// cam_pixel_labeler
module cam_pixel_labeler (
    input  logic        clk,
    input  logic        reset,
    input  logic        href,
    input  logic        vsync,
    input  logic [ 7:0] ov7670_data,
    output logic        we,
    output logic [16:0] wAddr,
    output logic [ 2:0] label_data,
    output logic        camera_dp_en,
    output logic        v_finish_camera,
    output logic [ 9:0] x_pixel_camera,
    output logic [ 9:0] y_pixel_camera
);
Size in the first run: about 3200 cells after synthesis, about 39 flip-flops, roughly 55 I/O pins, ~0.024 mm² of cells after synthesis.
Settings: LEC_CHECK=0, CAP_MARGIN=30, CORE_MARGIN=2, CORE_UTILIZATION=69, CTS_CLUSTER_DIAMETER=229, CTS_CLUSTER_SIZE=33, GPL_TIMING_DRIVEN=1, MAX_ROUTING_LAYER=met4, SETUP_SLACK_MARGIN=5.0, SLEW_MARGIN=25, TNS_END_PERCENT=95; clock period 102.0 ns.
run.sh (not shown) runs the stock make flow with config.mk's settings and CLKGATE_MAP_FILE=.
The first run ended with an error in global routing (5_1_grt), error GRT-0232.
Rerun with:
CORE_UTILIZATION = 71   (was 69)
Outcome: The changed run stopped in global routing (5_1_grt), error GRT-0232. Synthesized area does not change. Die size decreases by a few percent. Synthesized cell count does not change.

========
Starting RTL as in the previous note.
make LEC_CHECK=0 CAP_MARGIN=30 CORE_MARGIN=2 CORE_UTILIZATION=68 CTS_CLUSTER_DIAMETER=229 CTS_CLUSTER_SIZE=33 GPL_TIMING_DRIVEN=1 SETUP_SLACK_MARGIN=5.0 SLEW_MARGIN=25 TNS_END_PERCENT=95 finish   # period 102.0 ns
The starting point ran to the end with violations: setup timing.
Edit:
Settings changed: CAP_MARGIN 30 to 20, CORE_UTILIZATION 68 to 50, CTS_CLUSTER_DIAMETER 229 to not set, CTS_CLUSTER_SIZE 33 to not set, GPL_TIMING_DRIVEN 1 to not set, SETUP_SLACK_MARGIN 5.0 to not set, SLEW_MARGIN 25 to 20, TNS_END_PERCENT 95 to not set.
Clock period 102.0 ns to 73.0 ns, I/O delays scaled along.
=>
- The changed run reached the layout checks and failed them: setup timing
- non-clock buffer count is higher by 1068
- area after synthesis is unchanged
- die area goes up by 35%
- worst hold slack is worse by 0.0078 ns
- sequential share of layout area goes down by 0.68 points
Edit:
Settings changed: CORE_UTILIZATION 50 to 70, CTS_CLUSTER_SIZE set to 41, TNS_END_PERCENT set to 5.
Clock period 73.0 ns to 126.0 ns, I/O delays scaled along.
Effect:
- This time the run went through all stages and came out clean
- clock skew barely changes
- worst hold slack improves by 0.025 ns
- wire length is lower by about 30%
- first-iteration DRC count is lower by about 12%
- global-route usage is higher by 0.89 points
- die area is lower by about 28%
Edit:
Settings changed: CORE_UTILIZATION 70 to 72, CTS_CLUSTER_DIAMETER set to 198, MAX_ROUTING_LAYER set to met4, TNS_END_PERCENT 5 to not set.
Clock period 126.0 ns to 99.6 ns, I/O delays scaled along.
Now the flow never finished: it broke off in global routing (5_1_grt), error GRT-0232.
Die size fell by 2.7%.
Synthesized area is unchanged.
Synthesized cell count stays the same.
Edit:
Settings changed: CORE_UTILIZATION 72 to 46, CTS_CLUSTER_DIAMETER 198 to not set, CTS_CLUSTER_SIZE 41 to not set, MAX_ROUTING_LAYER met4 to not set.
Clock period 99.6 ns to 131.0 ns, I/O delays scaled along.
Now the flow went through all stages and came out clean.
Die size came out higher by 55%.
Synthesized cell count is unchanged.
Synthesized area stays the same.
Edit:
Settings changed: ABC_AREA set to 1, CORE_UTILIZATION 46 to 60, CTS_CLUSTER_DIAMETER set to 92.
Clock period 131.0 ns to 86.2 ns, I/O delays scaled along.
Sequential share of layout area is lower by 0.57 points.
Global-route usage is higher by 6.7 points.
Area after synthesis is higher by roughly a tenth.
Final area is higher by about a fifth.
Setup slack loses 3.2 ns.
Utilization is higher by 18 points.

========
Starting RTL as in the previous note.
make LEC_CHECK=0 CAP_MARGIN=30 CORE_MARGIN=10 CORE_UTILIZATION=65 GPL_TIMING_DRIVEN=1 PLACE_DENSITY=0.77 SETUP_SLACK_MARGIN=5.0 SLEW_MARGIN=25 TNS_END_PERCENT=95 finish   # period 130.0 ns
The baseline completed with no timing, DRC or antenna violations.
==> next run, changes <==
Settings changed: CORE_UTILIZATION 65 to 57, PLACE_DENSITY 0.77 to unset, PLACE_DENSITY_LB_ADDON set to 0.03, SLEW_MARGIN 25 to 0.
Result: The new run completed with no timing, DRC or antenna violations. Cell count came out higher by a few percent. Via count came out lower slightly. Register-to-register slack stays flat. Setup slack loses 0.061 ns. Clock skew hardly moves. Design area rises slightly. Critical path depth is higher by 5.
==> next run, changes <==
Settings changed: CORE_MARGIN 10 to 2, CORE_UTILIZATION 57 to 66, CTS_CLUSTER_SIZE set to 90, MAX_ROUTING_LAYER set to met4, PLACE_DENSITY set to 0.77, PLACE_DENSITY_LB_ADDON 0.03 to unset, SLEW_MARGIN 0 to 25.
Clock period 130.0 ns to 75.7 ns, I/O delays scaled along.
=>
- This time the run failed in 3_5_place_dp on DPL-0033
- area after synthesis does not change
- synthesized cell count stays the same
- die area went down by a quarter to a third
==> next run, changes <==
Settings changed: CORE_UTILIZATION 66 to 65, CTS_CLUSTER_SIZE 90 to unset, MAX_ROUTING_LAYER met4 to unset, PLACE_DENSITY 0.77 to unset.
Clock period 75.7 ns to 102.0 ns, I/O delays scaled along.
Effect:
- The new run ran to the end with violations: setup timing
- die size goes up by 1.5%
- synthesized cell count stays the same
- synthesized area is unchanged

========
Setup of garnet:
cam_pixel_labeler again, from the RTL that the note above started with.
## cam_pixel_labeler
module cam_pixel_labeler (
    input  logic        clk,
    input  logic        reset,
    input  logic        href,
    input  logic        vsync,
    input  logic [ 7:0] ov7670_data,
    output logic        we,
    output logic [16:0] wAddr,
    output logic [ 2:0] label_data,
    output logic        camera_dp_en,
    output logic        v_finish_camera,
    output logic [ 9:0] x_pixel_camera,
    output logic [ 9:0] y_pixel_camera
);
Settings: LEC_CHECK=0, CAP_MARGIN=20, CORE_MARGIN=2, CORE_UTILIZATION=72, CTS_CLUSTER_DIAMETER=233, CTS_CLUSTER_SIZE=31, HOLD_SLACK_MARGIN=-0.09, SLEW_MARGIN=20; clock period 100.0 ns.
The final report for garnet shows a completed flow and a layout that fails verification, specifically negative setup slack.
> inputs changed (garnet -> juniper)
Settings: CTS_CLUSTER_SIZE removed (was 31); CORE_UTILIZATION changed from 72 to 57; CTS_CLUSTER_DIAMETER removed (was 233); HOLD_SLACK_MARGIN removed (was -0.09); the clock period (ns, I/O delays scaled along) changed from 100.0 to 86.2.
Findings:
- juniper got as far as global routing, where a tool error ended the run.
- juniper vs garnet on area after detailed placement: juniper is the higher one.
- Compared with garnet, juniper shows a higher height of the die.
- Diff juniper..garnet | adder-cell share of the synthesized area | negligible
- As far as cell area after synthesis goes, juniper and garnet are indistinguishable; the numbers are identical.
- Post-synth tally of flip-flops with integrated enable: garnet vs juniper identical
- Summary of juniper over garnet: horizontal die size went up 12%; number of cells after detailed placement went up 1209; post-CTS repair timing setup buffer count went up 140%.
- In juniper the setup slack at placement turned out 5720 ps lower than in garnet.
- Compared with garnet, in juniper overall die area went up by about 26%, fraction of the core area occupied by cells at floorplan went down by 16 points.
Relative to juniper, the following input files were edited for yarrow:
Settings: swapping 57 for 66 in CORE_UTILIZATION; putting MAX_ROUTING_LAYER at met4 where nothing was set; swapping 86.2 for 99.6 in the clock period (ns, I/O delays scaled along).
Findings:
~same total nets after synthesis in yarrow and juniper
Number of gates resized after cts shrinks by more than 10% when moving from juniper to yarrow.
Fraction of the core area occupied by cells at floorplan (higher): yarrow
yarrow against juniper: final estimated routing congestion in global placement essentially unchanged, area fraction in mux cells essentially unchanged, sequential share of the synthesized area essentially unchanged, die area decreased 0.0059 mm^2.
yarrow and juniper ended up with nearly the same area after synthesis.
yarrow: flow complete, layout not clean; failing: negative setup slack
Post-CTS setup buffer count (lower): yarrow
Placed wire-length estimate shrinks by more than 10% when moving from juniper to yarrow.
Setup changes, yarrow to xenon
Settings: HOLD_SLACK_MARGIN now 0.01, previously not set; CORE_UTILIZATION now 40, was 66; MAX_ROUTING_LAYER no longer set, was met4; ABC_AREA now 1, previously not set; the clock period (ns, I/O delays scaled along) now 150.0, was 99.6.
Results
xenon reached the end of the flow, and the finished layout is clean on the timing, design-rule and antenna checks.
met3 track demand over resource in global routing for xenon is lower than for yarrow.
Diff yarrow -> xenon | area of the die | up by more than half
Looking at critical path launch point, the U_OV7670_MemController.pixel_data[10] result is from xenon; the U_OV7670_MemController.pixel_data[9] one comes from yarrow.
Diff yarrow -> xenon | hold slack | decrease of 3.2 ps

========
cam_pixel_labeler again, from the RTL that the note above started with.
Design cam_pixel_labeler, start of the top module:
module cam_pixel_labeler (
    input  logic        clk,
    input  logic        reset,
    input  logic        href,
    input  logic        vsync,
    input  logic [ 7:0] ov7670_data,
    output logic        we,
    output logic [16:0] wAddr,
    output logic [ 2:0] label_data,
    output logic        camera_dp_en,
    output logic        v_finish_camera,
    output logic [ 9:0] x_pixel_camera,
    output logic [ 9:0] y_pixel_camera
);
    logic [15:0] ov7670_wData;
    logic [ 1:0] r_g_decision;
    logic [ 7:0] s_data;
    logic [ 7:0] v_data;
    OV7670_MemController U_OV7670_MemController (
        .clk            (clk),
        .reset          (reset),
        .href           (href),
        .vsync          (vsync),
        .ov7670_data    (ov7670_data),
        .we             (we),
        .wAddr          (wAddr),
        .wData          (ov7670_wData),
        .camera_dp_en   (camera_dp_en),
        .v_finish_camera(v_finish_camera),
        .x_pixel_camera (x_pixel_camera),
        .y_pixel_camera (y_pixel_camera)
    );
  ...
make LEC_CHECK=0 CAP_MARGIN=5 CORE_MARGIN=2 CORE_UTILIZATION=72 CTS_CLUSTER_DIAMETER=103 CTS_CLUSTER_SIZE=41 SLEW_MARGIN=20 TNS_END_PERCENT=5 finish   # period 126.0 ns
==> next run, changes <==
--- a/flow/config.mk
+++ b/flow/config.mk
@@ -7,8 +7,6 @@
 export LEC_CHECK = 0
-export CAP_MARGIN = 5
+export CAP_MARGIN = 20
 export CORE_MARGIN = 2
-export CORE_UTILIZATION = 72
-export CTS_CLUSTER_DIAMETER = 103
-export CTS_CLUSTER_SIZE = 41
+export CORE_UTILIZATION = 56
+export CTS_CLUSTER_SIZE = 72
 export SLEW_MARGIN = 20
-export TNS_END_PERCENT = 5
==> flow/constraint.sdc (replaced) <==
create_clock -name core_clock -period 150.0 [get_ports {clk}]
set_input_delay 30.0000 -clock core_clock [delete_from_list [all_inputs] [get_ports {clk}]]
set_output_delay 30.0000 -clock core_clock [all_outputs]
set_load 0.01 [all_outputs]
Result: The changed run passed the timing, design-rule and antenna checks. Non-clock buffer count went down by 26. Register-to-register slack is better by 24000 ps. Clock-buffer cell count is higher by 1. Critical path depth decreases by 6. Wire length falls by 1.6%. Global-route usage drops by 7.2 points. Design area shrinks by about 1.4%. Synthesized area stays the same. Core utilization shrinks by 18 points.
==> next run, changes <==
--- a/flow/config.mk
+++ b/flow/config.mk
@@ -7,6 +7,9 @@
 export LEC_CHECK = 0
+export ABC_AREA = 1
 export CAP_MARGIN = 20
+export CELL_PAD_IN_SITES_GLOBAL_PLACEMENT = 3
 export CORE_MARGIN = 2
-export CORE_UTILIZATION = 56
-export CTS_CLUSTER_SIZE = 72
+export CORE_UTILIZATION = 40
+export GPL_ROUTABILITY_DRIVEN = 0
+export HOLD_SLACK_MARGIN = 0.01
 export SLEW_MARGIN = 20
Outcome: With this change the flow never finished: it broke off in global placement without I/O (3_1_place_gp_skip_io), error GPL-0301. Die area rose by well over a third. Synthesized area is higher by roughly a tenth. Synthesized cell count increases by well over a third.
